<file path="config.mk">
export PLATFORM = sky130hd
export DESIGN_NAME = cpu_system
export DESIGN_NICKNAME = cpu_system
export VERILOG_FILES = /design/flow/design.v
export SDC_FILE = /design/flow/constraint.sdc
export NUM_CORES = 4
export LEC_CHECK = 0
export CAP_MARGIN = 40
export CORE_MARGIN = 2
export CORE_UTILIZATION = 70
export CTS_CLUSTER_DIAMETER = 352
export CTS_CLUSTER_SIZE = 17
export HOLD_SLACK_MARGIN = 0.27
export PLACE_DENSITY_LB_ADDON = 0.0
export SETUP_SLACK_MARGIN = -0.49
export SLEW_MARGIN = 35
export TNS_END_PERCENT = 10
</file>
<file path="design.v">
`timescale 1ns/100ps
module ALU (OPERAND1, OPERAND2, ALU_OP, ALU_RESULT, COMPARATOR);
    input [7:0] OPERAND1, OPERAND2;              
    input [2:0] ALU_OP;                          
    output reg [7:0] ALU_RESULT;                 
    output wire COMPARATOR;                      
    wire [7:0] TEMP_FWD, TEMP_ADD, TEMP_AND, TEMP_OR;  
    assign TEMP_FWD = OPERAND2;  
    assign TEMP_ADD = OPERAND1 + OPERAND2;  
    assign TEMP_AND = OPERAND1 & OPERAND2;  
    assign TEMP_OR =  OPERAND1 | OPERAND2;  
    always @ (*) 
    begin
        case (ALU_OP)
            3'b000: begin ALU_RESULT = TEMP_FWD; end
            3'b001: begin ALU_RESULT = TEMP_ADD; end
            3'b010: begin ALU_RESULT = TEMP_OR; end
            3'b011: begin ALU_RESULT = TEMP_AND; end
            default ALU_RESULT = 8'b0;
        endcase
    end
    assign COMPARATOR = ~(ALU_RESULT[0] | ALU_RESULT[1] | ALU_RESULT[2] | ALU_RESULT[3] | ALU_RESULT[4] | ALU_RESULT[5] |ALU_RESULT[6] | ALU_RESULT[7]);
endmodule
`timescale 1ns/100ps
module REG_file(REGWRITE, REGOUT1, REGOUT2, WRITEREG, READREG1, READREG2, WRITEENABLE, CLK, RESET);
input CLK, RESET, WRITEENABLE;                               
input [7:0] REGWRITE;                                        
input [2:0] WRITEREG, READREG1, READREG2;                    
output wire [7:0] REGOUT1, REGOUT2;                          
integer i;                                                   
reg [7:0] register_array [0:7];
always @ (posedge CLK) begin
    if(RESET) begin
        for(i=0; i<8; i=i+1) begin
            register_array[i] <= 8'd0;
        end
    end
    else if(WRITEENABLE) begin
        register_array[WRITEREG] <= REGWRITE;
    end
end   
assign REGOUT1 =  register_array[READREG1];
assign REGOUT2 =  register_array[READREG2];
endmodule
`timescale 1ns/100ps
module Control_unit(
    INSTRCT_ARRAY, newPC, PC, 
    IM_INPUT, PC_offset, 
    READREG1, READREG2, WRITEREG, ALU_OP, SHIFT_AMOUNT, 
    WRITEENABLE,  ImMUX_SELECT, InvtMUX_SELECT, jump_SELECT, BEQ_SELECT, BNE_SELECT, SELECT_32x1, 
    READENABLE_CACHE, WRITEENABLE_CACHE, CACHE_BUSYWAIT, RegFileInMUX_SEL, INSTRUCT_CACHE_BUSYWAIT, 
    CLK, RESET
);
input CLK, RESET, CACHE_BUSYWAIT, INSTRUCT_CACHE_BUSYWAIT;         
input [31:0] INSTRCT_ARRAY, newPC;                                 
output reg [31:0] PC;            
output reg [2:0]  ALU_OP;        
output reg [2:0] SELECT_32x1;    
output reg ImMUX_SELECT, InvtMUX_SELECT, jump_SELECT, BEQ_SELECT, BNE_SELECT, RegFileInMUX_SEL; 
output wire READENABLE_CACHE, WRITEENABLE_CACHE;   
output wire [2:0] READREG1, READREG2, WRITEREG, SHIFT_AMOUNT;
output wire  [7:0] IM_INPUT, PC_offset;   
output wire WRITEENABLE;                 
reg REG_WRITE, MEM_READ, MEM_WRITE;      
always @ (posedge CLK) begin
  if(RESET) begin
    PC <= 32'd0;
  end
  else if(!(CACHE_BUSYWAIT | INSTRUCT_CACHE_BUSYWAIT)) begin
    PC <= newPC;
  end
end
assign WRITEREG = INSTRCT_ARRAY[18:16];      
assign READREG1 = INSTRCT_ARRAY[10:8];       
assign READREG2 = INSTRCT_ARRAY[2:0];        
assign IM_INPUT = INSTRCT_ARRAY[7:0];        
assign PC_offset = INSTRCT_ARRAY[23:16];     
assign SHIFT_AMOUNT = INSTRCT_ARRAY[2:0];    
assign READENABLE_CACHE = MEM_READ & !INSTRUCT_CACHE_BUSYWAIT;
assign WRITEENABLE_CACHE = MEM_WRITE & !INSTRUCT_CACHE_BUSYWAIT;
assign WRITEENABLE = REG_WRITE & !(CACHE_BUSYWAIT | INSTRUCT_CACHE_BUSYWAIT);
always @ (*) begin
  ALU_OP = 3'b111;
  BNE_SELECT = 1'b0;
  BEQ_SELECT = 1'b0;
  jump_SELECT = 1'b0;
  InvtMUX_SELECT = 1'b0;
  ImMUX_SELECT = 1'b0;
  SELECT_32x1 = 3'b000;
  MEM_READ = 1'b0;
  MEM_WRITE = 1'b0;
  RegFileInMUX_SEL = 1'b0;
  REG_WRITE = 1'b0;
  case(INSTRCT_ARRAY[28:24])
    5'b00000: begin ALU_OP = 3'b000; REG_WRITE = 1'b1; end                                   
    5'b00001: begin ALU_OP = 3'b000; ImMUX_SELECT = 1'b1; REG_WRITE = 1'b1; end              
    5'b00010: begin ALU_OP = 3'b001; REG_WRITE = 1'b1; end                                   
    5'b00011: begin ALU_OP = 3'b001; InvtMUX_SELECT = 1'b1; REG_WRITE = 1'b1; end            
    5'b00100: begin ALU_OP = 3'b010; REG_WRITE = 1'b1; end                                   
    5'b00101: begin ALU_OP = 3'b011; REG_WRITE = 1'b1; end                                   
    5'b00110: begin jump_SELECT = 1'b1; end                                                  
    5'b00111: begin ALU_OP = 3'b001; BEQ_SELECT = 1'b1; InvtMUX_SELECT = 1'b1; end           
    5'b01000: begin ALU_OP = 3'b001; BNE_SELECT = 1'b1; InvtMUX_SELECT = 1'b1; end           
    5'b01001: begin SELECT_32x1 = 3'b001; REG_WRITE = 1'b1; end                              
    5'b01010: begin SELECT_32x1 = 3'b010; REG_WRITE = 1'b1; end                              
    5'b01011: begin SELECT_32x1 = 3'b011; REG_WRITE = 1'b1; end                              
    5'b01100: begin SELECT_32x1 = 3'b100; REG_WRITE = 1'b1; end                              
    5'b01101: begin ALU_OP = 3'b000; ImMUX_SELECT = 1'b1; MEM_READ = 1'b1; RegFileInMUX_SEL = 1'b1; REG_WRITE = 1'b1; end   
    5'b01110: begin ALU_OP = 3'b000; MEM_READ = 1'b1; RegFileInMUX_SEL = 1'b1; REG_WRITE = 1'b1; end                        
    5'b01111: begin ALU_OP = 3'b000; ImMUX_SELECT = 1'b1; MEM_WRITE = 1'b1; RegFileInMUX_SEL = 1'b1; end                    
    5'b10000: begin ALU_OP = 3'b000; MEM_WRITE = 1'b1; RegFileInMUX_SEL = 1'b1; end                                         
    default ;                                                                                
  endcase
end
endmodule
`timescale 1ns/100ps
module Inverter(INPUT, COMPLIMENT);
  input [7:0] INPUT;               
  output reg [7:0] COMPLIMENT;     
  always @ (*) begin
    COMPLIMENT = ~INPUT + 8'b00000001;
  end
endmodule
module Inverter_MUX(INPUT, INVRTD_INPUT, OUTPUT, InvtMUX_SELECT);
  input [7:0] INPUT, INVRTD_INPUT;         
  input InvtMUX_SELECT;                    
  output reg [7:0] OUTPUT;                 
  always @ (*) begin 
    if(InvtMUX_SELECT) begin OUTPUT = INVRTD_INPUT; end
    else begin OUTPUT = INPUT; end
  end
endmodule
module Immediate_MUX(IM_INPUT, INPUT, OUTPUT, ImMUX_SELECT);
  input [7:0] IM_INPUT, INPUT;           
  input ImMUX_SELECT;                    
  output reg [7:0] OUTPUT;               
  always @ (*) begin
    if(ImMUX_SELECT) begin OUTPUT = IM_INPUT; end
    else begin OUTPUT = INPUT; end
  end
endmodule
module PC_incrementer(PC, updatedPC);
  input [31:0] PC;
  output reg [31:0] updatedPC;    
  always @ (*) begin
    updatedPC = PC + 32'd4;
  end
endmodule
module PC_updater(updatedPC, PC_offset, offsettedPC);
  input [31:0] updatedPC;            
  input [7:0] PC_offset;             
  output reg [31:0] offsettedPC;     
  always @ (*) begin
    offsettedPC = updatedPC + {{24{PC_offset[7]}}, PC_offset, 2'b00};
  end
endmodule
module PC_MUX(updatedPC, offsettedPC, PC_SELECT, newPC);
  input [31:0] updatedPC, offsettedPC;         
  input PC_SELECT;                             
  output reg [31:0] newPC;                     
  always @ (*) begin
    if(PC_SELECT) begin
      newPC = offsettedPC;
    end
    else begin newPC = updatedPC; end
  end
endmodule
module SELECT_32x8_MUX(ALU_RESULT, LSL_SHIFTER_OUT, LSR_SHIFTER_OUT, ASR_SHIFTER_OUT, ROR_SHIFTER_OUT, SELECT_32x1, SELECT_32x1_MUXOUT);
  input [7:0] ALU_RESULT, LSL_SHIFTER_OUT, LSR_SHIFTER_OUT, ASR_SHIFTER_OUT, ROR_SHIFTER_OUT;    
  input [2:0] SELECT_32x1;                   
  output reg [7:0] SELECT_32x1_MUXOUT;       
  always @ (*) begin
    if(SELECT_32x1 == 3'b000) begin SELECT_32x1_MUXOUT = ALU_RESULT; end
    else if(SELECT_32x1 == 3'b001) begin SELECT_32x1_MUXOUT = LSL_SHIFTER_OUT; end
    else if(SELECT_32x1 == 3'b010) begin SELECT_32x1_MUXOUT = LSR_SHIFTER_OUT; end
    else if(SELECT_32x1 == 3'b011) begin SELECT_32x1_MUXOUT = ASR_SHIFTER_OUT; end
    else if(SELECT_32x1 == 3'b100) begin SELECT_32x1_MUXOUT = ROR_SHIFTER_OUT; end
    else begin SELECT_32x1_MUXOUT = ALU_RESULT; end
  end
endmodule
module REGIN_MUX(SELECT_32x1_MUXOUT, DataMem_READDATA, RegFileInMUX_SEL, REGWRITE_FINAL);
  input [7:0] SELECT_32x1_MUXOUT, DataMem_READDATA;    
  input RegFileInMUX_SEL;                              
  output reg [7:0] REGWRITE_FINAL;                     
  always @ (*) begin
    if(RegFileInMUX_SEL) begin
      REGWRITE_FINAL = DataMem_READDATA;
    end
    else begin
      REGWRITE_FINAL = SELECT_32x1_MUXOUT;
    end
  end
endmodule
`timescale 1ns/100ps
module MUX_2x1 (INPUT1, INPUT2, OUTPUT, SELECT );
    input INPUT1, INPUT2, SELECT;
    output wire OUTPUT;
    assign OUTPUT = (SELECT) ? INPUT1 : INPUT2;
endmodule
module barrelShifter_LSL( INPUT, SHIFTED_OUTPUT, SHIFT_AMOUNT);        
  input  [7:0] INPUT;                    
  output  [7:0] SHIFTED_OUTPUT;          
  input [2:0] SHIFT_AMOUNT;              
  wire [7:0] INTERIM_1,INTERIM_2;        
  MUX_2x1 MUX_C0R0 (1'b0,  INPUT[0], INTERIM_1[0], SHIFT_AMOUNT[0]); 
  MUX_2x1 MUX_C0R1 (INPUT[0], INPUT[1], INTERIM_1[1], SHIFT_AMOUNT[0]); 
  MUX_2x1 MUX_C0R2 (INPUT[1], INPUT[2], INTERIM_1[2], SHIFT_AMOUNT[0]); 
  MUX_2x1 MUX_C0R3 (INPUT[2], INPUT[3], INTERIM_1[3], SHIFT_AMOUNT[0]); 
  MUX_2x1 MUX_C0R4 (INPUT[3], INPUT[4], INTERIM_1[4], SHIFT_AMOUNT[0]); 
  MUX_2x1 MUX_C0R5 (INPUT[4], INPUT[5], INTERIM_1[5], SHIFT_AMOUNT[0]); 
  MUX_2x1 MUX_C0R6 (INPUT[5], INPUT[6], INTERIM_1[6], SHIFT_AMOUNT[0]); 
  MUX_2x1 MUX_C0R7 (INPUT[6], INPUT[7], INTERIM_1[7], SHIFT_AMOUNT[0]); 
  MUX_2x1 MUX_C1R0 (1'b0  , INTERIM_1[0], INTERIM_2[0], SHIFT_AMOUNT[1]); 
  MUX_2x1 MUX_C1R1 (1'b0  , INTERIM_1[1], INTERIM_2[1], SHIFT_AMOUNT[1]); 
  MUX_2x1 MUX_C1R2 (INTERIM_1[0], INTERIM_1[2], INTERIM_2[2], SHIFT_AMOUNT[1]); 
  MUX_2x1 MUX_C1R3 (INTERIM_1[1], INTERIM_1[3], INTERIM_2[3], SHIFT_AMOUNT[1]); 
  MUX_2x1 MUX_C1R4 (INTERIM_1[2], INTERIM_1[4], INTERIM_2[4], SHIFT_AMOUNT[1]); 
  MUX_2x1 MUX_C1R5 (INTERIM_1[3], INTERIM_1[5], INTERIM_2[5], SHIFT_AMOUNT[1]); 
  MUX_2x1 MUX_C1R6 (INTERIM_1[4], INTERIM_1[6], INTERIM_2[6], SHIFT_AMOUNT[1]); 
  MUX_2x1 MUX_C1R7 (INTERIM_1[5], INTERIM_1[7], INTERIM_2[7], SHIFT_AMOUNT[1]); 
  MUX_2x1 MUX_C2R0 (1'b0  , INTERIM_2[0], SHIFTED_OUTPUT[0], SHIFT_AMOUNT[2]); 
  MUX_2x1 MUX_C2R1 (1'b0  , INTERIM_2[1], SHIFTED_OUTPUT[1], SHIFT_AMOUNT[2]); 
  MUX_2x1 MUX_C2R2 (1'b0  , INTERIM_2[2], SHIFTED_OUTPUT[2], SHIFT_AMOUNT[2]); 
  MUX_2x1 MUX_C2R3 (1'b0  , INTERIM_2[3], SHIFTED_OUTPUT[3], SHIFT_AMOUNT[2]); 
  MUX_2x1 MUX_C2R4 (INTERIM_2[0], INTERIM_2[4], SHIFTED_OUTPUT[4], SHIFT_AMOUNT[2]); 
  MUX_2x1 MUX_C2R5 (INTERIM_2[1], INTERIM_2[5], SHIFTED_OUTPUT[5], SHIFT_AMOUNT[2]); 
  MUX_2x1 MUX_C2R6 (INTERIM_2[2], INTERIM_2[6], SHIFTED_OUTPUT[6], SHIFT_AMOUNT[2]); 
  MUX_2x1 MUX_C2R7 (INTERIM_2[3], INTERIM_2[7], SHIFTED_OUTPUT[7], SHIFT_AMOUNT[2]); 
endmodule
module barrelShifter_LSR( INPUT, SHIFTED_OUTPUT, SHIFT_AMOUNT);        
  input  [7:0] INPUT;                    
  output  [7:0] SHIFTED_OUTPUT;          
  input [2:0] SHIFT_AMOUNT;              
  wire [7:0] INTERIM_1,INTERIM_2;        
  MUX_2x1 MUX_C0R0 (1'b0,  INPUT[7], INTERIM_1[0], SHIFT_AMOUNT[0]); 
  MUX_2x1 MUX_C0R1 (INPUT[7], INPUT[6], INTERIM_1[1], SHIFT_AMOUNT[0]); 
  MUX_2x1 MUX_C0R2 (INPUT[6], INPUT[5], INTERIM_1[2], SHIFT_AMOUNT[0]); 
  MUX_2x1 MUX_C0R3 (INPUT[5], INPUT[4], INTERIM_1[3], SHIFT_AMOUNT[0]); 
  MUX_2x1 MUX_C0R4 (INPUT[4], INPUT[3], INTERIM_1[4], SHIFT_AMOUNT[0]); 
  MUX_2x1 MUX_C0R5 (INPUT[3], INPUT[2], INTERIM_1[5], SHIFT_AMOUNT[0]); 
  MUX_2x1 MUX_C0R6 (INPUT[2], INPUT[1], INTERIM_1[6], SHIFT_AMOUNT[0]); 
  MUX_2x1 MUX_C0R7 (INPUT[1], INPUT[0], INTERIM_1[7], SHIFT_AMOUNT[0]); 
  MUX_2x1 MUX_C1R0 (1'b0  , INTERIM_1[0], INTERIM_2[0], SHIFT_AMOUNT[1]); 
  MUX_2x1 MUX_C1R1 (1'b0  , INTERIM_1[1], INTERIM_2[1], SHIFT_AMOUNT[1]); 
  MUX_2x1 MUX_C1R2 (INTERIM_1[0], INTERIM_1[2], INTERIM_2[2], SHIFT_AMOUNT[1]); 
  MUX_2x1 MUX_C1R3 (INTERIM_1[1], INTERIM_1[3], INTERIM_2[3], SHIFT_AMOUNT[1]); 
  MUX_2x1 MUX_C1R4 (INTERIM_1[2], INTERIM_1[4], INTERIM_2[4], SHIFT_AMOUNT[1]); 
  MUX_2x1 MUX_C1R5 (INTERIM_1[3], INTERIM_1[5], INTERIM_2[5], SHIFT_AMOUNT[1]); 
  MUX_2x1 MUX_C1R6 (INTERIM_1[4], INTERIM_1[6], INTERIM_2[6], SHIFT_AMOUNT[1]); 
  MUX_2x1 MUX_C1R7 (INTERIM_1[5], INTERIM_1[7], INTERIM_2[7], SHIFT_AMOUNT[1]); 
  MUX_2x1 MUX_C2R0 (1'b0  , INTERIM_2[0], SHIFTED_OUTPUT[7], SHIFT_AMOUNT[2]); 
  MUX_2x1 MUX_C2R1 (1'b0  , INTERIM_2[1], SHIFTED_OUTPUT[6], SHIFT_AMOUNT[2]); 
  MUX_2x1 MUX_C2R2 (1'b0  , INTERIM_2[2], SHIFTED_OUTPUT[5], SHIFT_AMOUNT[2]); 
  MUX_2x1 MUX_C2R3 (1'b0  , INTERIM_2[3], SHIFTED_OUTPUT[4], SHIFT_AMOUNT[2]); 
  MUX_2x1 MUX_C2R4 (INTERIM_2[0], INTERIM_2[4], SHIFTED_OUTPUT[3], SHIFT_AMOUNT[2]); 
  MUX_2x1 MUX_C2R5 (INTERIM_2[1], INTERIM_2[5], SHIFTED_OUTPUT[2], SHIFT_AMOUNT[2]); 
  MUX_2x1 MUX_C2R6 (INTERIM_2[2], INTERIM_2[6], SHIFTED_OUTPUT[1], SHIFT_AMOUNT[2]); 
  MUX_2x1 MUX_C2R7 (INTERIM_2[3], INTERIM_2[7], SHIFTED_OUTPUT[0], SHIFT_AMOUNT[2]); 
endmodule
module barrelShifter_ASR( INPUT, SHIFTED_OUTPUT, SHIFT_AMOUNT);        
  input  [7:0] INPUT;                    
  output  [7:0] SHIFTED_OUTPUT;          
  input [2:0] SHIFT_AMOUNT;              
  wire [7:0] INTERIM_1,INTERIM_2;        
  MUX_2x1 MUX_C0R0 (INPUT[7],  INPUT[7], INTERIM_1[0], SHIFT_AMOUNT[0]); 
  MUX_2x1 MUX_C0R1 (INPUT[7], INPUT[6], INTERIM_1[1], SHIFT_AMOUNT[0]); 
  MUX_2x1 MUX_C0R2 (INPUT[6], INPUT[5], INTERIM_1[2], SHIFT_AMOUNT[0]); 
  MUX_2x1 MUX_C0R3 (INPUT[5], INPUT[4], INTERIM_1[3], SHIFT_AMOUNT[0]); 
  MUX_2x1 MUX_C0R4 (INPUT[4], INPUT[3], INTERIM_1[4], SHIFT_AMOUNT[0]); 
  MUX_2x1 MUX_C0R5 (INPUT[3], INPUT[2], INTERIM_1[5], SHIFT_AMOUNT[0]); 
  MUX_2x1 MUX_C0R6 (INPUT[2], INPUT[1], INTERIM_1[6], SHIFT_AMOUNT[0]); 
  MUX_2x1 MUX_C0R7 (INPUT[1], INPUT[0], INTERIM_1[7], SHIFT_AMOUNT[0]); 
  MUX_2x1 MUX_C1R0 (INPUT[7], INTERIM_1[0], INTERIM_2[0], SHIFT_AMOUNT[1]); 
  MUX_2x1 MUX_C1R1 (INPUT[7], INTERIM_1[1], INTERIM_2[1], SHIFT_AMOUNT[1]); 
  MUX_2x1 MUX_C1R2 (INTERIM_1[0], INTERIM_1[2], INTERIM_2[2], SHIFT_AMOUNT[1]); 
  MUX_2x1 MUX_C1R3 (INTERIM_1[1], INTERIM_1[3], INTERIM_2[3], SHIFT_AMOUNT[1]); 
  MUX_2x1 MUX_C1R4 (INTERIM_1[2], INTERIM_1[4], INTERIM_2[4], SHIFT_AMOUNT[1]); 
  MUX_2x1 MUX_C1R5 (INTERIM_1[3], INTERIM_1[5], INTERIM_2[5], SHIFT_AMOUNT[1]); 
  MUX_2x1 MUX_C1R6 (INTERIM_1[4], INTERIM_1[6], INTERIM_2[6], SHIFT_AMOUNT[1]); 
  MUX_2x1 MUX_C1R7 (INTERIM_1[5], INTERIM_1[7], INTERIM_2[7], SHIFT_AMOUNT[1]); 
  MUX_2x1 MUX_C2R0 (INPUT[7], INTERIM_2[0], SHIFTED_OUTPUT[7], SHIFT_AMOUNT[2]); 
  MUX_2x1 MUX_C2R1 (INPUT[7], INTERIM_2[1], SHIFTED_OUTPUT[6], SHIFT_AMOUNT[2]); 
  MUX_2x1 MUX_C2R2 (INPUT[7], INTERIM_2[2], SHIFTED_OUTPUT[5], SHIFT_AMOUNT[2]); 
  MUX_2x1 MUX_C2R3 (INPUT[7], INTERIM_2[3], SHIFTED_OUTPUT[4], SHIFT_AMOUNT[2]); 
  MUX_2x1 MUX_C2R4 (INTERIM_2[0], INTERIM_2[4], SHIFTED_OUTPUT[3], SHIFT_AMOUNT[2]); 
  MUX_2x1 MUX_C2R5 (INTERIM_2[1], INTERIM_2[5], SHIFTED_OUTPUT[2], SHIFT_AMOUNT[2]); 
  MUX_2x1 MUX_C2R6 (INTERIM_2[2], INTERIM_2[6], SHIFTED_OUTPUT[1], SHIFT_AMOUNT[2]); 
  MUX_2x1 MUX_C2R7 (INTERIM_2[3], INTERIM_2[7], SHIFTED_OUTPUT[0], SHIFT_AMOUNT[2]); 
endmodule
`timescale 1ns/100ps
module Rotate_Right(INPUT, SHIFTED_OUTPUT, SHIFT_AMOUNT);
    input [7:0] INPUT;                   
    input [2:0] SHIFT_AMOUNT;            
    output reg [7:0] SHIFTED_OUTPUT;     
    always @ (*) begin
      case(SHIFT_AMOUNT)
        3'b000: begin SHIFTED_OUTPUT = INPUT; end
        3'b001: begin SHIFTED_OUTPUT = {INPUT[0], INPUT[7:1]}; end
        3'b010: begin SHIFTED_OUTPUT = {INPUT[1:0], INPUT[7:2]}; end
        3'b011: begin SHIFTED_OUTPUT = {INPUT[2:0], INPUT[7:3]}; end
        3'b100: begin SHIFTED_OUTPUT = {INPUT[3:0], INPUT[7:4]}; end
        3'b101: begin SHIFTED_OUTPUT = {INPUT[4:0], INPUT[7:5]}; end
        3'b110: begin SHIFTED_OUTPUT = {INPUT[5:0], INPUT[7:6]}; end
        3'b111: begin SHIFTED_OUTPUT = {INPUT[6:0], INPUT[7]}; end
      endcase
    end
endmodule
`timescale 1ns/100ps
module CPU(PC, INSTRCT_ARRAY, CLK, RESET, READENABLE_CACHE, WRITEENABLE_CACHE, ALU_RESULT, REGOUT1, CACHE_READDATA, CACHE_BUSYWAIT, INSTRUCT_CACHE_BUSYWAIT,
           RET_VALID, RF_WE, RF_WADDR, RF_WDATA);
    input [31:0] INSTRCT_ARRAY;                                          
    input CLK, RESET, CACHE_BUSYWAIT, INSTRUCT_CACHE_BUSYWAIT;           
    input [7:0] CACHE_READDATA;                                          
    output [31:0] PC;                    
    output wire READENABLE_CACHE, WRITEENABLE_CACHE;   
    output wire [7:0] ALU_RESULT, REGOUT1;             
    output wire RET_VALID, RF_WE;
    output wire [2:0] RF_WADDR;
    output wire [7:0] RF_WDATA;
    wire [7:0]   REGOUT2, OPERAND1, OPERAND2,   REGWRITE_FINAL;    
    wire [7:0] SHIFT_LSL, SHIFT_LSR, SHIFT_ASR, SHIFT_ROR, LSL_SHIFTER_OUT, LSR_SHIFTER_OUT, ASR_SHIFTER_OUT, ROR_SHIFTER_OUT;
    wire [7:0] COMPLIMENT, Inverter_MUX_OUT, IM_INPUT, PC_offset;
    wire [7:0] SELECT_32x1_MUXOUT;       
    wire [2:0] READREG1, READREG2, WRITEREG, ALU_OP, SHIFT_AMOUNT;
    wire [2:0] SELECT_32x1;                
    wire WRITEENABLE, bneAND_OUT, InvtMUX_SELECT, ImMUX_SELECT, PC_SELECT, COMPARATOR, beqAND_OUT, jump_SELECT, BEQ_SELECT, BNE_SELECT;
    wire RegFileInMUX_SEL;          
    wire [31:0] updatedPC, offsettedPC, newPC;     
    assign SHIFT_LSL = REGOUT1;   
    assign SHIFT_LSR = REGOUT1;   
    assign SHIFT_ASR = REGOUT1;   
    assign  SHIFT_ROR = REGOUT1;     
    PC_incrementer myPC_Incrementer(PC, updatedPC);
    PC_updater myPC_updater(updatedPC, PC_offset, offsettedPC);
    PC_MUX myPC_MUX(updatedPC, offsettedPC, PC_SELECT, newPC);
    Control_unit myControl_unit(
        INSTRCT_ARRAY, newPC, PC, 
        IM_INPUT, PC_offset, 
        READREG1, READREG2, WRITEREG, ALU_OP, SHIFT_AMOUNT, 
        WRITEENABLE,  ImMUX_SELECT, InvtMUX_SELECT, jump_SELECT, BEQ_SELECT, BNE_SELECT, SELECT_32x1, 
        READENABLE_CACHE, WRITEENABLE_CACHE, CACHE_BUSYWAIT, RegFileInMUX_SEL, INSTRUCT_CACHE_BUSYWAIT, 
        CLK, RESET );
    REG_file myREG_file(REGWRITE_FINAL, REGOUT1, REGOUT2, WRITEREG, READREG1, READREG2, WRITEENABLE, CLK, RESET);
    Inverter myInverter(REGOUT2, COMPLIMENT);
    Inverter_MUX myInverter_MUX(REGOUT2, COMPLIMENT, Inverter_MUX_OUT, InvtMUX_SELECT);
    Immediate_MUX myImmediate_MUX(IM_INPUT, Inverter_MUX_OUT, OPERAND2, ImMUX_SELECT); 
    barrelShifter_LSL myBarrelShifter_LSL(SHIFT_LSL, LSL_SHIFTER_OUT, SHIFT_AMOUNT);
    barrelShifter_LSR myBarrelShifter_LSR(SHIFT_LSR, LSR_SHIFTER_OUT, SHIFT_AMOUNT);
    barrelShifter_ASR myBarrelShifter_ASR(SHIFT_ASR, ASR_SHIFTER_OUT, SHIFT_AMOUNT);
    Rotate_Right myRotate_Right(SHIFT_ROR, ROR_SHIFTER_OUT, SHIFT_AMOUNT);
    ALU myALU(REGOUT1, OPERAND2, ALU_OP, ALU_RESULT, COMPARATOR);
    SELECT_32x8_MUX mySELECT_32x8_MUX(ALU_RESULT, LSL_SHIFTER_OUT, LSR_SHIFTER_OUT, ASR_SHIFTER_OUT, ROR_SHIFTER_OUT, SELECT_32x1, SELECT_32x1_MUXOUT);
    REGIN_MUX myREGIN_MUX(SELECT_32x1_MUXOUT, CACHE_READDATA, RegFileInMUX_SEL, REGWRITE_FINAL);
    and myAND_BEQ(beqAND_OUT, COMPARATOR, BEQ_SELECT);
    and myAND_BNE(bneAND_OUT, ~COMPARATOR, BNE_SELECT); 
    or myOR(PC_SELECT, beqAND_OUT, bneAND_OUT, jump_SELECT);
    assign RET_VALID = !(CACHE_BUSYWAIT | INSTRUCT_CACHE_BUSYWAIT);
    assign RF_WE = WRITEENABLE;
    assign RF_WADDR = WRITEREG;
    assign RF_WDATA = REGWRITE_FINAL;
endmodule
`timescale 1ns/100ps
module Cache_Controller(ADDRESS, CACHE_WRITEDATA, MEM_READDATA, MEM_BUSYWAIT, READENABLE_CACHE, WRITEENABLE_CACHE,
                        MEM_ADDRESS, MEM_WRITEDATA, READENABLE_MEM, WRITEENABLE_MEM, CACHE_BUSYWAIT, CACHE_READDATA,
                        CLK, RESET);
    input CLK, RESET;
    input READENABLE_CACHE, WRITEENABLE_CACHE, MEM_BUSYWAIT;
    input [7:0] CACHE_WRITEDATA, ADDRESS;
    input [31:0] MEM_READDATA;
    output wire CACHE_BUSYWAIT ; 
    output reg READENABLE_MEM, WRITEENABLE_MEM;
    output reg [7:0] CACHE_READDATA;
    output reg [31:0] MEM_WRITEDATA;
    output reg [5:0] MEM_ADDRESS;
    wire Cache_HIT;                      
    reg [31:0] Cache_table [7:0];        
    reg [2:0] Tag_array [7:0];           
    reg [7:0] ValidBit_array;            
    reg [7:0] DirtyBit_array;            
    wire [2:0] TAG;
    wire VALID, DIRTY;
    assign TAG = Tag_array[ADDRESS[4:2]];             
    assign VALID = ValidBit_array[ADDRESS[4:2]];      
    assign DIRTY = DirtyBit_array[ADDRESS[4:2]];      
    assign Cache_HIT = (TAG == ADDRESS[7:5] && VALID) ? 1'b1 : 1'b0;
    assign CACHE_BUSYWAIT = (READENABLE_CACHE || WRITEENABLE_CACHE) && !Cache_HIT;
    always @ (*) begin
        case(ADDRESS[1:0])
            2'b00: begin CACHE_READDATA = Cache_table[ADDRESS[4:2]][7:0]; end
            2'b01: begin CACHE_READDATA = Cache_table[ADDRESS[4:2]][15:8]; end
            2'b10: begin CACHE_READDATA = Cache_table[ADDRESS[4:2]][23:16]; end
            default: begin CACHE_READDATA = Cache_table[ADDRESS[4:2]][31:24]; end
        endcase
    end  
    parameter IDLE = 2'b00, MEM_READ = 2'b01, MEM_WRITEBACK = 2'b10;
    reg [1:0] state, next_state;
    always @ (*)
    begin
        case (state)
            IDLE:
                if((READENABLE_CACHE || WRITEENABLE_CACHE) && !DIRTY && !Cache_HIT)  
                    next_state = MEM_READ;
                else if((READENABLE_CACHE || WRITEENABLE_CACHE) && DIRTY && !Cache_HIT)
                    next_state = MEM_WRITEBACK;
                else
                    next_state = IDLE;
            MEM_READ:
                if (!MEM_BUSYWAIT)
                    next_state = IDLE;
                else  
                    next_state = MEM_READ;
            MEM_WRITEBACK:
                if(!MEM_BUSYWAIT)
                    next_state = MEM_READ;
                else
                    next_state = MEM_WRITEBACK;
            default:
                next_state = IDLE;
        endcase
    end
    always @ (*)
    begin
        case(state)
            MEM_READ: 
            begin
                READENABLE_MEM = 1'b1;                       
                WRITEENABLE_MEM = 1'b0;                      
                MEM_ADDRESS = ADDRESS[7:2];                  
                MEM_WRITEDATA = 32'd0;
            end
            MEM_WRITEBACK:
            begin
                READENABLE_MEM = 1'b0;                       
                WRITEENABLE_MEM = 1'b1;                      
                MEM_ADDRESS = {TAG, ADDRESS[4:2]};           
                MEM_WRITEDATA = Cache_table[ADDRESS[4:2]];   
            end
            default:
            begin
                READENABLE_MEM = 1'b0;                       
                WRITEENABLE_MEM = 1'b0;                      
                MEM_ADDRESS = 6'd0;
                MEM_WRITEDATA = 32'd0;
            end
        endcase
    end
    always @(posedge CLK)
    begin
        if(RESET) begin
            state <= IDLE;
            ValidBit_array <= 8'd0;
            DirtyBit_array <= 8'd0;
        end
        else begin
            state <= next_state;
            if(state == IDLE && Cache_HIT && WRITEENABLE_CACHE)
                DirtyBit_array[ADDRESS[4:2]] <= 1'b1;
            if(state == MEM_READ && !MEM_BUSYWAIT) begin
                DirtyBit_array[ADDRESS[4:2]] <= 1'b0;
                ValidBit_array[ADDRESS[4:2]] <= 1'b1;
            end
        end
    end
    always @(posedge CLK)
    begin
        if(!RESET) begin
            if(state == IDLE && Cache_HIT && WRITEENABLE_CACHE) begin
                case(ADDRESS[1:0])
                    2'b11: begin Cache_table[ADDRESS[4:2]][31:24] <= CACHE_WRITEDATA; end
                    2'b10: begin Cache_table[ADDRESS[4:2]][23:16] <= CACHE_WRITEDATA; end
                    2'b01: begin Cache_table[ADDRESS[4:2]][15:8] <= CACHE_WRITEDATA; end
                    default: begin Cache_table[ADDRESS[4:2]][7:0] <= CACHE_WRITEDATA; end
                endcase
            end
            if(state == MEM_READ && !MEM_BUSYWAIT) begin
                Cache_table[ADDRESS[4:2]] <= MEM_READDATA;
                Tag_array[ADDRESS[4:2]] <= ADDRESS[7:5];
            end
        end
    end
endmodule
`timescale 1ns/100ps
module Instruct_Cache_Controller(INSTRUCT_ADDRESS, INSTRUCT_MEM_BUSYWAIT, INSTRUCT_MEM_READDATA, INSTRUCT_CACHE_BUSYWAIT, INSTRUCT_MEM_READENABLE, INSTRUCTION, INSTRUCT_MEM_ADDRESS, CLK, RESET);
    input CLK, RESET;
    input INSTRUCT_MEM_BUSYWAIT; 
    input [9:0] INSTRUCT_ADDRESS;
    input [127:0] INSTRUCT_MEM_READDATA;
    output wire INSTRUCT_CACHE_BUSYWAIT;
    output reg INSTRUCT_MEM_READENABLE;
    output reg [31:0] INSTRUCTION;
    output reg [5:0] INSTRUCT_MEM_ADDRESS;
    wire Cache_HIT;                     
    reg [127:0] Cache_table [7:0];        
    reg [2:0] Tag_array [7:0];           
    reg [7:0] ValidBit_array;            
    wire [2:0] TAG;
    wire VALID;
    assign TAG = Tag_array[INSTRUCT_ADDRESS[6:4]];             
    assign VALID = ValidBit_array[INSTRUCT_ADDRESS[6:4]];      
    assign Cache_HIT = (TAG == INSTRUCT_ADDRESS[9:7] && VALID) ? 1'b1 : 1'b0;
    assign INSTRUCT_CACHE_BUSYWAIT = !Cache_HIT;
    always @ (*) begin
        case(INSTRUCT_ADDRESS[3:2])
            2'b00: begin INSTRUCTION = Cache_table[INSTRUCT_ADDRESS[6:4]][31:0]; end
            2'b01: begin INSTRUCTION = Cache_table[INSTRUCT_ADDRESS[6:4]][63:32]; end
            2'b10: begin INSTRUCTION = Cache_table[INSTRUCT_ADDRESS[6:4]][95:64]; end
            default: begin INSTRUCTION = Cache_table[INSTRUCT_ADDRESS[6:4]][127:96]; end
        endcase
    end  
    always @ (posedge CLK) begin
        if(RESET) begin
            ValidBit_array <= 8'd0;
            INSTRUCT_MEM_READENABLE <= 1'b0;
            INSTRUCT_MEM_ADDRESS <= 6'd0;
        end
        else if(INSTRUCT_MEM_READENABLE) begin
            if(!INSTRUCT_MEM_BUSYWAIT) begin
                ValidBit_array[INSTRUCT_ADDRESS[6:4]] <= 1'b1;                   
                INSTRUCT_MEM_READENABLE <= 1'b0;                                 
            end
        end
        else if(!Cache_HIT) begin
            INSTRUCT_MEM_READENABLE <= 1'b1;
            INSTRUCT_MEM_ADDRESS <= INSTRUCT_ADDRESS[9:4];
        end
    end
    always @ (posedge CLK) begin
        if(!RESET && INSTRUCT_MEM_READENABLE && !INSTRUCT_MEM_BUSYWAIT) begin
            Cache_table[INSTRUCT_ADDRESS[6:4]] <= INSTRUCT_MEM_READDATA;    
            Tag_array[INSTRUCT_ADDRESS[6:4]] <= INSTRUCT_ADDRESS[9:7];      
        end
    end
endmodule
`timescale 1ns/100ps
module cpu_system(
    input          clk,
    input          reset,
    output         imem_read,
    output [5:0]   imem_addr,
    input  [127:0] imem_rdata,
    input          imem_busywait,
    output         dmem_read,
    output         dmem_write,
    output [5:0]   dmem_addr,
    output [31:0]  dmem_wdata,
    input  [31:0]  dmem_rdata,
    input          dmem_busywait,
    output         ret_valid,
    output [31:0]  ret_pc,
    output         ret_rf_we,
    output [2:0]   ret_rf_waddr,
    output [7:0]   ret_rf_wdata
);
    wire [31:0] PC, INSTRUCTION;
    wire [7:0] ALU_RESULT, REGOUT1, CACHE_READDATA;
    wire READENABLE_CACHE, WRITEENABLE_CACHE, CACHE_BUSYWAIT, INSTRUCT_CACHE_BUSYWAIT;
    CPU myCPU(PC, INSTRUCTION, clk, reset, READENABLE_CACHE, WRITEENABLE_CACHE, ALU_RESULT, REGOUT1, CACHE_READDATA, CACHE_BUSYWAIT, INSTRUCT_CACHE_BUSYWAIT,
              ret_valid, ret_rf_we, ret_rf_waddr, ret_rf_wdata);
    Instruct_Cache_Controller myInstruct_Cache_Controller(PC[9:0], imem_busywait, imem_rdata, INSTRUCT_CACHE_BUSYWAIT, imem_read, INSTRUCTION, imem_addr, clk, reset);
    Cache_Controller myCache_Controller(ALU_RESULT, REGOUT1, dmem_rdata, dmem_busywait, READENABLE_CACHE, WRITEENABLE_CACHE,
                                        dmem_addr, dmem_wdata, dmem_read, dmem_write, CACHE_BUSYWAIT, CACHE_READDATA,
                                        clk, reset);
    assign ret_pc = PC;
endmodule
</file>
<file path="constraint.sdc">
create_clock -name core_clock -period 5.41 [get_ports {clk}]
set_input_delay 1.0820 -clock core_clock [delete_from_list [all_inputs] [get_ports {clk}]]
set_output_delay 1.0820 -clock core_clock [all_outputs]
set_load 0.01 [all_outputs]
</file>
<file path="run.sh">
#!/bin/bash
# the make line also repeats each setting of config.mk as NAME=value (left out here)
make -C /OpenROAD-flow-scripts/flow DESIGN_CONFIG=/design/flow/config.mk WORK_HOME=/design/flow/orfs CLKGATE_MAP_FILE= finish
</file>
==> impl_metrics.prom, run 1 <==
# HELP chip_impl_metric Synthesis and place-and-route metrics
# TYPE chip_impl_metric gauge
chip_impl_metric{name="drt-initial-drc-count",unit=""} 9737
chip_impl_info{name="timing.critical_path.from_type",value="register"} 1
chip_impl_metric{name="timing_hold_violations_final",unit=""} 0
chip_impl_metric{name="initCoreUtil",unit="%"} 70.6
chip_impl_metric{name="clkTransAtPathRegs",unit="ps"} 100
chip_impl_metric{name="hpwl_after_dpl",unit="mm"} 106
chip_impl_info{name="post-synth-top-count-cell",value="edfxtp_1"} 1
chip_impl_metric{name="instance_count_of_the_mapped_netlist",unit=""} 3587
chip_impl_metric{name="clockBufferDepth",unit=""} 3
chip_impl_metric{name="total_tool_warning_count",unit=""} 85
chip_impl_metric{name="die_area",unit="um^2"} 78900
chip_impl_info{name="cpLargestDelayFamily",value="AND-OR/OR-AND gates"} 1
chip_impl_metric{name="globalRoute.totalOverflow",unit=""} 0
chip_impl_info{name="cts_tree",value="built"} 1
chip_impl_metric{name="cts-htree-levels",unit=""} 3
chip_impl_metric{name="hold_buffers",unit=""} 0
chip_impl_metric{name="total_cell_area_reported_by_yosys_after_synthesis",unit="um^2"} 53600
chip_impl_info{name="outcome",value="complete, but fails checks"} 1
chip_impl_metric{name="die_height",unit="um"} 281
chip_impl_metric{name="crit_path_max_fo",unit=""} 7
chip_impl_metric{name="worst_ep_arrival_time",unit="ps"} 8080
chip_impl_metric{name="layout_min_cycle_time",unit="ps"} 9160
chip_impl_info{name="clockRootBuffer",value="clkbuf_16"} 1
chip_impl_metric{name="fa_ha_maj_cells_area_fraction",unit="%"} 1.59
chip_impl_metric{name="drt_wl_total",unit="mm"} 223
chip_impl_metric{name="grt_antenna_before_repair",unit=""} 38
chip_impl_metric{name="count_of_library_flops_with_an_enable_pin",unit=""} 1136
chip_impl_metric{name="via_count_of_the_first_global_routing_pass",unit=""} 40556
chip_impl_metric{name="post_synth.cell_area_avg",unit="um^2"} 15.0
chip_impl_metric{name="routabilityCongestion",unit=""} 1.00
chip_impl_metric{name="post_synth_xor_area_fraction",unit="%"} 1.16
chip_impl_info{name="so.violations",value="setup timing"} 1
chip_impl_metric{name="fin_ws",unit="ps"} -3750
chip_impl_metric{name="standard_cell_row_count",unit=""} 101
chip_impl_metric{name="design.final.nets",unit=""} 4725
chip_impl_metric{name="hold_depth",unit=""} 2
chip_impl_metric{name="post-synth-top-area-fraction",unit="%"} 63.6
chip_impl_metric{name="vias_per_cell",unit=""} 7.93
chip_impl_metric{name="wire_length_of_the_first_global_routing_pass",unit="mm"} 276
chip_impl_metric{name="die_wd",unit="um"} 281
chip_impl_metric{name="syn2layout_area_growth",unit="%"} 26.0
chip_impl_metric{name="fin_hold_ws",unit="ps"} 509
chip_impl_info{name="critical_path_class",value="reg -> out"} 1
chip_impl_metric{name="ys_sh_aoi",unit="%"} 7.51
chip_impl_metric{name="routed_via_count",unit=""} 44512
chip_impl_info{name="flop_cell",value="edfxtp_1"} 1
chip_impl_metric{name="critPathMaxStageDelay",unit="ps"} 780
chip_impl_info{name="worstSetupStartpoint",value="myCPU.myControl_unit.PC[3]"} 1
chip_impl_metric{name="fillers",unit=""} 2628
chip_impl_metric{name="synth_warnings",unit=""} 14
chip_impl_metric{name="post-route-period-util",unit="%"} 169
chip_impl_metric{name="route.antenna.remaining_nets",unit=""} 0
chip_impl_metric{name="transition_time_of_the_tightest_slew_check_pin",unit="ps"} 1230
chip_impl_metric{name="synth_cell_type_count",unit=""} 117
chip_impl_info{name="crit_path_end_kind",value="output port"} 1
chip_impl_info{name="hold_path.class",value="reg -> reg"} 1
chip_impl_info{name="crit_slowest_cell",value="o22ai_1"} 1
chip_impl_info{name="hp-start",value="myCache_Controller.ValidBit_array[1]"} 1
chip_impl_metric{name="synthMuxAreaShare",unit="%"} 12.4
chip_impl_metric{name="max_cap_violations",unit=""} 0
chip_impl_metric{name="reg2regPathDepth",unit=""} 35
chip_impl_metric{name="pin_count_of_the_biggest_net_entering_global_routing",unit=""} 88
chip_impl_metric{name="drc",unit=""} 0
chip_impl_metric{name="finalMaxSlewViolations",unit=""} 0
chip_impl_metric{name="buffer_ports.inserted",unit=""} 221
chip_impl_metric{name="num_cts_buffers",unit=""} 80
chip_impl_metric{name="ys_seq_share",unit="%"} 66.1
chip_impl_info{name="critical_path.reg2reg.startpoint",value="myCPU.myControl_unit.PC[3]"} 1
chip_impl_metric{name="ys_cells",unit=""} 3587
chip_impl_info{name="endpoint",value="ret_rf_wdata[1]"} 1
chip_impl_metric{name="syn-cell-area",unit="um^2"} 53600
chip_impl_metric{name="worst_slew_margin_rel",unit="%"} 15.7
chip_impl_info{name="commonest_cells_post_synth",value="edfxtp_1, nand2_1, mux2i_1"} 1
chip_impl_info{name="grt_setup_unrepaired",value="yes"} 1
chip_impl_info{name="main_area_contributors",value="edfxtp_1, mux4_2, mux2i_1"} 1
chip_impl_info{name="crit_path_frequent_cell",value="buf_6"} 1
chip_impl_metric{name="wire_per_inst",unit="um"} 39.7
chip_impl_metric{name="critPathRequiredTime",unit="ps"} 4330
chip_impl_metric{name="clkSinkCount",unit=""} 1203
chip_impl_metric{name="worst-r2r-setup-slack",unit="ps"} -2790
chip_impl_metric{name="finClkSkew",unit="ps"} 39.6
chip_impl_info{name="synth.comb.largest_family",value="multiplexers"} 1
chip_impl_metric{name="setup-violations-final",unit=""} 535
chip_impl_metric{name="synth.cellmix.simpleShare",unit="%"} 8.80
chip_impl_metric{name="critical_path.n_buffers_inverters",unit=""} 12
chip_impl_metric{name="fp.coreArea",unit="um^2"} 75900
chip_impl_metric{name="clock_insertion_delay_worst_skew",unit="ps"} 680
chip_impl_metric{name="cp_num_cells",unit=""} 34
chip_impl_metric{name="groute.usage.overall",unit="%"} 49.2
chip_impl_metric{name="drt-pass1-iter-count",unit=""} 13
chip_impl_metric{name="synth_flop_count",unit=""} 1203
chip_impl_metric{name="async_reset_ff_share",unit="%"} 0
chip_impl_info{name="worstHoldEndpoint",value="myCache_Controller.ValidBit_array[1]"} 1
chip_impl_metric{name="clock.fmax",unit="MHz"} 109
chip_impl_info{name="synth.largest_area_cell",value="edfxtp_1"} 1
chip_impl_metric{name="io-pin-count",unit=""} 256
==> per-layer routing <==
layer	track usage (%)	wire length, um	vias to the layer above
li1	-	-	15890
met1	58.9	61600	20371
met2	77.2	94900	5965
met3	14.5	38400	2249
met4	34.5	27200	37
met5	0	714	-
==> final cells by class <==
class	instances	area, um^2	share of cell area [%]
repair buffers	1024	9360	13.8
inverters	67	285	0.422
clock inverters	4	96.3	0.142
flip-flops and latches	1203	35500	52.5
well taps	1030	1290	1.91
multi-input cells	2119	18800	27.7
clock buffers	128	2270	3.35
diodes	35	87.6	0.130
==> through the flow <==
step	worst slack, ps	instance area, um^2	cells	util [%]	setup TNS (ps)
CTS	-2970	65800	5502	86.7	-857280
floorplan	-2520	53700	3588	-	-1512390
detailed placement	-2940	61200	5272	80.6	-1066470
global route	-3630	67600	5596	89.0	-1289910
global placement	-2840	61200	5271	80.6	-955460
finish	-3750	67600	5610	89.0	-1289420
==> repair_timing <==
item	in CTS	in global routing
buffers inserted	106	100
gates cloned	7	1
pin swaps	84	108
gates resized	487	280
setup endpoints to repair	509	521
endpoints found under the hold margin	0	0
==> run 2: changes to the inputs <==
Settings changed: ABC_AREA set to 1, CAP_MARGIN 40 to 20, CELL_PAD_IN_SITES_DETAIL_PLACEMENT set to 1, CELL_PAD_IN_SITES_GLOBAL_PLACEMENT set to 1, CORE_MARGIN 2 to 7, CORE_UTILIZATION 70 to 42, CTS_CLUSTER_DIAMETER 352 to not set, CTS_CLUSTER_SIZE 17 to 34, GPL_ROUTABILITY_DRIVEN set to 1, GPL_TIMING_DRIVEN set to 0, HOLD_SLACK_MARGIN 0.27 to not set, MAX_ROUTING_LAYER set to met4, MIN_ROUTING_LAYER set to met1, PLACE_DENSITY set to 0.61, PLACE_DENSITY_LB_ADDON 0.0 to not set, SETUP_SLACK_MARGIN -0.49 to 4.09, SLEW_MARGIN 35 to 20, TNS_END_PERCENT 10 to 30.
Clock period 5.41 ns to 15.1 ns, I/O delays scaled along.
==> run 2 against run 1 <==
Net effect: the run now finishes clean; setup slack better by 8100 ps; register-to-register slack better by 9000 ps; sequential share of layout area up 0.30 points; largest cell class unchanged; highest routed layer is now met4.
==> impl_metrics.prom, run 2 <==
# HELP chip_impl_metric Synthesis and place-and-route metrics
# TYPE chip_impl_metric gauge
chip_impl_metric{name="transition_time_of_the_tightest_slew_check_pin",unit="ps"} 1160
chip_impl_metric{name="synth_cell_type_count",unit=""} 68
chip_impl_metric{name="setup-violations-final",unit=""} 0
chip_impl_info{name="timing.critical_path.from_type",value="register"} 1
chip_impl_metric{name="layout_min_cycle_time",unit="ps"} 10780
chip_impl_metric{name="routabilityCongestion",unit=""} 0.866
chip_impl_metric{name="buffer_ports.inserted",unit=""} 220
chip_impl_metric{name="clkTransAtPathRegs",unit="ps"} 60
chip_impl_metric{name="count_of_library_flops_with_an_enable_pin",unit=""} 1136
chip_impl_metric{name="worst_slew_margin_rel",unit="%"} 22.6
chip_impl_metric{name="drt-initial-drc-count",unit=""} 3270
chip_impl_info{name="cts_tree",value="built"} 1
chip_impl_metric{name="grt_antenna_before_repair",unit=""} 15
chip_impl_info{name="synth.comb.largest_family",value="simple AND/OR/NAND/NOR gates"} 1
chip_impl_metric{name="die_area",unit="um^2"} 144000
chip_impl_metric{name="groute.usage.overall",unit="%"} 28.2
chip_impl_metric{name="hpwl_after_dpl",unit="mm"} 144
chip_impl_metric{name="finClkSkew",unit="ps"} 34.6
chip_impl_info{name="outcome",value="timing/DRC/antenna clean"} 1
chip_impl_metric{name="critPathRequiredTime",unit="ps"} 12080
chip_impl_metric{name="io-pin-count",unit=""} 256
chip_impl_metric{name="via_count_of_the_first_global_routing_pass",unit=""} 44756
chip_impl_metric{name="route.antenna.remaining_nets",unit=""} 0
chip_impl_metric{name="critPathMaxStageDelay",unit="ps"} 540
chip_impl_metric{name="max_cap_violations",unit=""} 0
chip_impl_metric{name="post_synth.cell_area_avg",unit="um^2"} 10.3
chip_impl_info{name="crit_path_end_kind",value="output port"} 1
chip_impl_info{name="grt_setup_unrepaired",value="yes"} 1
chip_impl_metric{name="post_layout_nonfiller_instances",unit=""} 7901
chip_impl_metric{name="total_tool_warning_count",unit=""} 85
chip_impl_info{name="crit_slowest_cell",value="clkdlybuf4s50_1"} 1
chip_impl_metric{name="final_util",unit="%"} 50.9
chip_impl_info{name="clockRootBuffer",value="clkbuf_16"} 1
chip_impl_metric{name="cts-htree-levels",unit=""} 4
chip_impl_metric{name="ys_cells",unit=""} 5468
chip_impl_metric{name="die_height",unit="um"} 379
chip_impl_metric{name="clock_insertion_delay_worst_skew",unit="ps"} 790
chip_impl_metric{name="vias_per_cell",unit=""} 5.56
chip_impl_metric{name="syn2layout_area_growth",unit="%"} 19.9
chip_impl_metric{name="finalMaxSlewViolations",unit=""} 0
chip_impl_metric{name="standard_cell_row_count",unit=""} 133
chip_impl_metric{name="ys_seq_share",unit="%"} 63.2
chip_impl_metric{name="clockBufferDepth",unit=""} 3
chip_impl_metric{name="clkSinkCount",unit=""} 1203
chip_impl_metric{name="synth.cellmix.simpleShare",unit="%"} 19.7
chip_impl_metric{name="num_cts_buffers",unit=""} 137
chip_impl_metric{name="fillers",unit=""} 14429
chip_impl_metric{name="drt_wl_total",unit="mm"} 201
chip_impl_metric{name="drt-pass1-iter-count",unit=""} 5
chip_impl_metric{name="pin_count_of_the_biggest_net_entering_global_routing",unit=""} 24
chip_impl_metric{name="critical_path.n_buffers_inverters",unit=""} 12
chip_impl_metric{name="clock.fmax",unit="MHz"} 92.8
chip_impl_metric{name="worst_ep_arrival_time",unit="ps"} 7760
chip_impl_info{name="post-synth-top-count-cell",value="nand2_1"} 1
chip_impl_info{name="main_area_contributors",value="edfxtp_1, nand2_1, nor2_1"} 1
chip_impl_metric{name="dp_area",unit="um^2"} 61800
chip_impl_info{name="synth.largest_area_cell",value="edfxtp_1"} 1
chip_impl_metric{name="syn-cell-area",unit="um^2"} 56100
chip_impl_info{name="commonest_cells_post_synth",value="nand2_1, edfxtp_1, nor2_1"} 1
chip_impl_metric{name="synth_flop_count",unit=""} 1203
chip_impl_metric{name="fa_ha_maj_cells_area_fraction",unit="%"} 1.50
chip_impl_info{name="hold_path.class",value="reg -> reg"} 1
chip_impl_metric{name="worst-r2r-setup-slack",unit="ps"} 6170
chip_impl_metric{name="post-synth-top-area-fraction",unit="%"} 60.9
chip_impl_metric{name="fp.coreArea",unit="um^2"} 132000
chip_impl_metric{name="instance_count_of_the_mapped_netlist",unit=""} 5468
chip_impl_info{name="endpoint",value="ret_rf_wdata[7]"} 1
chip_impl_metric{name="synth_warnings",unit=""} 14
chip_impl_metric{name="post_synth_xor_area_fraction",unit="%"} 0.859
chip_impl_info{name="critical_path_class",value="reg -> out"} 1
chip_impl_metric{name="hold_depth",unit=""} 2
chip_impl_metric{name="hold_buffers",unit=""} 0
chip_impl_metric{name="cp_num_cells",unit=""} 37
chip_impl_metric{name="routed_via_count",unit=""} 43907
chip_impl_metric{name="wire_per_inst",unit="um"} 25.5
chip_impl_metric{name="dp_cells",unit=""} 7594
chip_impl_metric{name="globalRoute.totalOverflow",unit=""} 0
chip_impl_metric{name="synthMuxAreaShare",unit="%"} 0
chip_impl_metric{name="total_cell_area_reported_by_yosys_after_synthesis",unit="um^2"} 56100
chip_impl_metric{name="timing_hold_violations_final",unit=""} 0
chip_impl_info{name="crit_path_frequent_cell",value="nand2_1"} 1
chip_impl_metric{name="wire_length_of_the_first_global_routing_pass",unit="mm"} 295
chip_impl_metric{name="initCoreUtil",unit="%"} 42.5
chip_impl_metric{name="post-route-period-util",unit="%"} 71.4
chip_impl_metric{name="design.final.nets",unit=""} 6254
chip_impl_metric{name="reg2regPathDepth",unit=""} 39
chip_impl_metric{name="final_area",unit="um^2"} 67200
chip_impl_metric{name="drc",unit=""} 0
chip_impl_metric{name="die_wd",unit="um"} 379
chip_impl_metric{name="async_reset_ff_share",unit="%"} 0
chip_impl_metric{name="crit_path_max_fo",unit=""} 10
chip_impl_metric{name="ys_sh_aoi",unit="%"} 9.48
chip_impl_info{name="flop_cell",value="edfxtp_1"} 1
chip_impl_info{name="worstReg2RegEnd",value="myCPU.myControl_unit.PC[30]"} 1
chip_impl_info{name="cpLargestDelayFamily",value="buffers and inverters"} 1
-- run 2: cell type report --
class / instances / area [um^2] / area share [%]
Antenna cell: 11 / 27.5 / 0.0410
Buffer: 302 / 1860 / 2.77
Clock buffer: 174 / 3680 / 5.48
Clock inverter: 76 / 813 / 1.21
Inverter: 337 / 1290 / 1.92
Multi-Input combinational cell: 3627 / 18000 / 26.8
Sequential cell: 1203 / 35500 / 52.8
Tap cell: 1755 / 2200 / 3.27
Timing Repair Buffer: 416 / 3870 / 5.76
-- run 2: per-stage QoR --
step	setup TNS, ps	worst slack, ps	hold WS [ps]
after floorplan	0	1500	422
after global placement	-5298400	-11080	434
after detailed placement	0	2820	441
after CTS	0	3940	450
after global routing	0	4040	469
final	0	4320	447
-- run 2: timing repair --
item                                    CTS  global route
endpoints found under the setup margin   48            17
gates resized                            66            77
pin swaps                                13            11
setup buffers                            18            26
-- run 2: metal layers --
layer | up-vias | track usage [%] | share of wire, %
met5 | - | - | 0
li1 | 20126 | - | -
met4 | 0 | 8.91 | 3.1
met1 | 22191 | 37.2 | 44
met2 | 1252 | 45.6 | 48
met3 | 338 | 3.98 | 5.5
==> run 3: changes to the inputs <==
Settings changed: ABC_AREA 1 to not set, CELL_PAD_IN_SITES_DETAIL_PLACEMENT 1 to not set, CORE_MARGIN 7 to 2, CORE_UTILIZATION 42 to 56, CTS_CLUSTER_SIZE 34 to 20, GPL_ROUTABILITY_DRIVEN 1 to 0, GPL_TIMING_DRIVEN 0 to not set, MAX_ROUTING_LAYER met4 to not set, SETUP_SLACK_MARGIN 4.09 to not set, TNS_END_PERCENT 30 to not set.
Clock period 15.1 ns to 5.4 ns, I/O delays scaled along.
==> run 3 against run 2 <==
Net effect: the layout now fails its checks (setup timing); cell count down 26%; final area rose by 3.3%; utilization grew 22 points; count of clock-buffer cells in the layout decreased by 27; global-route usage rose by 3.5 points; setup slack lost 7300 ps; sequential cell count did not move; hold slack gained 26 ps; critical path depth shrank 8; critical endpoint unchanged; highest routed layer is now met5.
==> impl_metrics.prom, run 3 <==
# HELP chip_impl_metric Synthesis and place-and-route metrics
# TYPE chip_impl_metric gauge
chip_impl_info{name="flop_cell",value="edfxtp_1"} 1
chip_impl_metric{name="post_synth_xor_area_fraction",unit="%"} 1.16
chip_impl_metric{name="max_cap_violations",unit=""} 0
chip_impl_metric{name="syn2layout_area_growth",unit="%"} 29.4
chip_impl_metric{name="drc",unit=""} 0
chip_impl_info{name="timing.critical_path.from_type",value="register"} 1
chip_impl_metric{name="count_of_library_flops_with_an_enable_pin",unit=""} 1136
chip_impl_info{name="post-synth-top-count-cell",value="edfxtp_1"} 1
chip_impl_metric{name="dp_cells",unit=""} 5521
chip_impl_info{name="main_area_contributors",value="edfxtp_1, mux4_2, mux2i_1"} 1
chip_impl_metric{name="instance_count_of_the_mapped_netlist",unit=""} 3587
chip_impl_metric{name="ys_seq_share",unit="%"} 66.1
chip_impl_info{name="worstReg2RegEnd",value="myCache_Controller.Cache_table[6][14]"} 1
chip_impl_metric{name="fa_ha_maj_cells_area_fraction",unit="%"} 1.59
chip_impl_info{name="synth.largest_area_cell",value="edfxtp_1"} 1
chip_impl_info{name="commonest_cells_post_synth",value="edfxtp_1, nand2_1, mux2i_1"} 1
chip_impl_info{name="crit_slowest_cell",value="mux4_2"} 1
chip_impl_metric{name="ys_sh_aoi",unit="%"} 7.51
chip_impl_metric{name="design.final.nets",unit=""} 4730
chip_impl_metric{name="initCoreUtil",unit="%"} 56.5
chip_impl_metric{name="setup-violations-final",unit=""} 526
chip_impl_metric{name="met1_usage",unit="%"} 41.9
chip_impl_metric{name="buffer_ports.inserted",unit=""} 221
chip_impl_info{name="hold_path.class",value="reg -> reg"} 1
chip_impl_metric{name="fp.coreArea",unit="um^2"} 95000
chip_impl_metric{name="synth_cell_type_count",unit=""} 117
chip_impl_metric{name="fin_ws",unit="ps"} -2990
chip_impl_metric{name="layout_min_cycle_time",unit="ps"} 8390
chip_impl_metric{name="post-synth-top-area-fraction",unit="%"} 63.6
chip_impl_metric{name="vias_per_cell",unit=""} 6.18
chip_impl_info{name="crit_path_end_kind",value="output port"} 1
chip_impl_metric{name="die_wd",unit="um"} 314
chip_impl_metric{name="cp_num_cells",unit=""} 29
chip_impl_metric{name="clkTransAtPathRegs",unit="ps"} 60
chip_impl_info{name="clockRootBuffer",value="clkbuf_16"} 1
chip_impl_info{name="endpoint",value="ret_rf_wdata[7]"} 1
chip_impl_metric{name="met3_usage",unit="%"} 4.81
chip_impl_metric{name="transition_time_of_the_tightest_slew_check_pin",unit="ps"} 973
chip_impl_info{name="so.violations",value="setup timing"} 1
chip_impl_metric{name="route.antenna.remaining_nets",unit=""} 0
chip_impl_metric{name="finalMaxSlewViolations",unit=""} 0
chip_impl_metric{name="globalRoute.totalOverflow",unit=""} 0
chip_impl_metric{name="grt.met2_usage",unit="%"} 53.4
chip_impl_metric{name="drt-pass1-iter-count",unit=""} 9
chip_impl_metric{name="syn-cell-area",unit="um^2"} 53600
chip_impl_info{name="critical_path_class",value="reg -> out"} 1
chip_impl_metric{name="timing_hold_violations_final",unit=""} 0
chip_impl_metric{name="synth_flop_count",unit=""} 1203
chip_impl_metric{name="clockBufferDepth",unit=""} 3
chip_impl_metric{name="ys_cells",unit=""} 3587
chip_impl_metric{name="worst-r2r-setup-slack",unit="ps"} -2180
chip_impl_metric{name="pin_count_of_the_biggest_net_entering_global_routing",unit=""} 100
chip_impl_metric{name="post_synth.cell_area_avg",unit="um^2"} 15.0
chip_impl_info{name="outcome",value="complete, but fails checks"} 1
chip_impl_info{name="cpLargestDelayFamily",value="AND-OR/OR-AND gates"} 1
chip_impl_metric{name="die_height",unit="um"} 314
chip_impl_metric{name="async_reset_ff_share",unit="%"} 0
chip_impl_metric{name="via_count_of_the_first_global_routing_pass",unit=""} 37141
chip_impl_metric{name="synth.cellmix.simpleShare",unit="%"} 8.80
chip_impl_info{name="grt_setup_unrepaired",value="yes"} 1
==> run 3: final cells by class <==
| cell class | instances | area [um^2] | share of cell area [%] |
|---|---|---|---|
| Timing Repair Buffer | 988 | 9570 | 13.8 |
| Multi-Input combinational cell | 2118 | 18800 | 27.0 |
| Inverter | 67 | 283 | 0.407 |
| Antenna cell | 5 | 12.5 | 0.0180 |
| Clock buffer | 147 | 3100 | 4.47 |
| Tap cell | 1265 | 1580 | 2.28 |
| Sequential cell | 1203 | 35500 | 51.1 |
| Timing Repair inverter | 2 | 20.0 | 0.0288 |
| Clock inverter | 75 | 607 | 0.874 |
==> run 3: timing repair <==
action,CTS,global route
setup buffers,95,35
pin swaps,95,53
cloned,10,2
resized,430,89
setup endpoints to repair,535,535
endpoints found under the hold margin,0,0
hold buffers,0,0
==> run 3: stage by stage <==
stage,TNS (ps),hold slack [ps],setup WS [ps],util [%]
6_report,-995330,472,-2990,73.0
3_3_place_gp,-988560,444,-2750,66.4
4_1_cts,-857270,473,-2900,72.4
5_1_grt,-1110110,507,-3210,73.0
2_1_floorplan,-1174530,429,-1900,-
3_5_place_dp,-1057010,457,-2930,66.4
==> run 3: routing by layer <==
metal  vias to the layer above  part of all wire, %
met4                        10                  4.1
li1                      15948                    -
met1                     18297                   39
met3                       338                  7.8
met2                      1696                   49
met5                         -                0.041
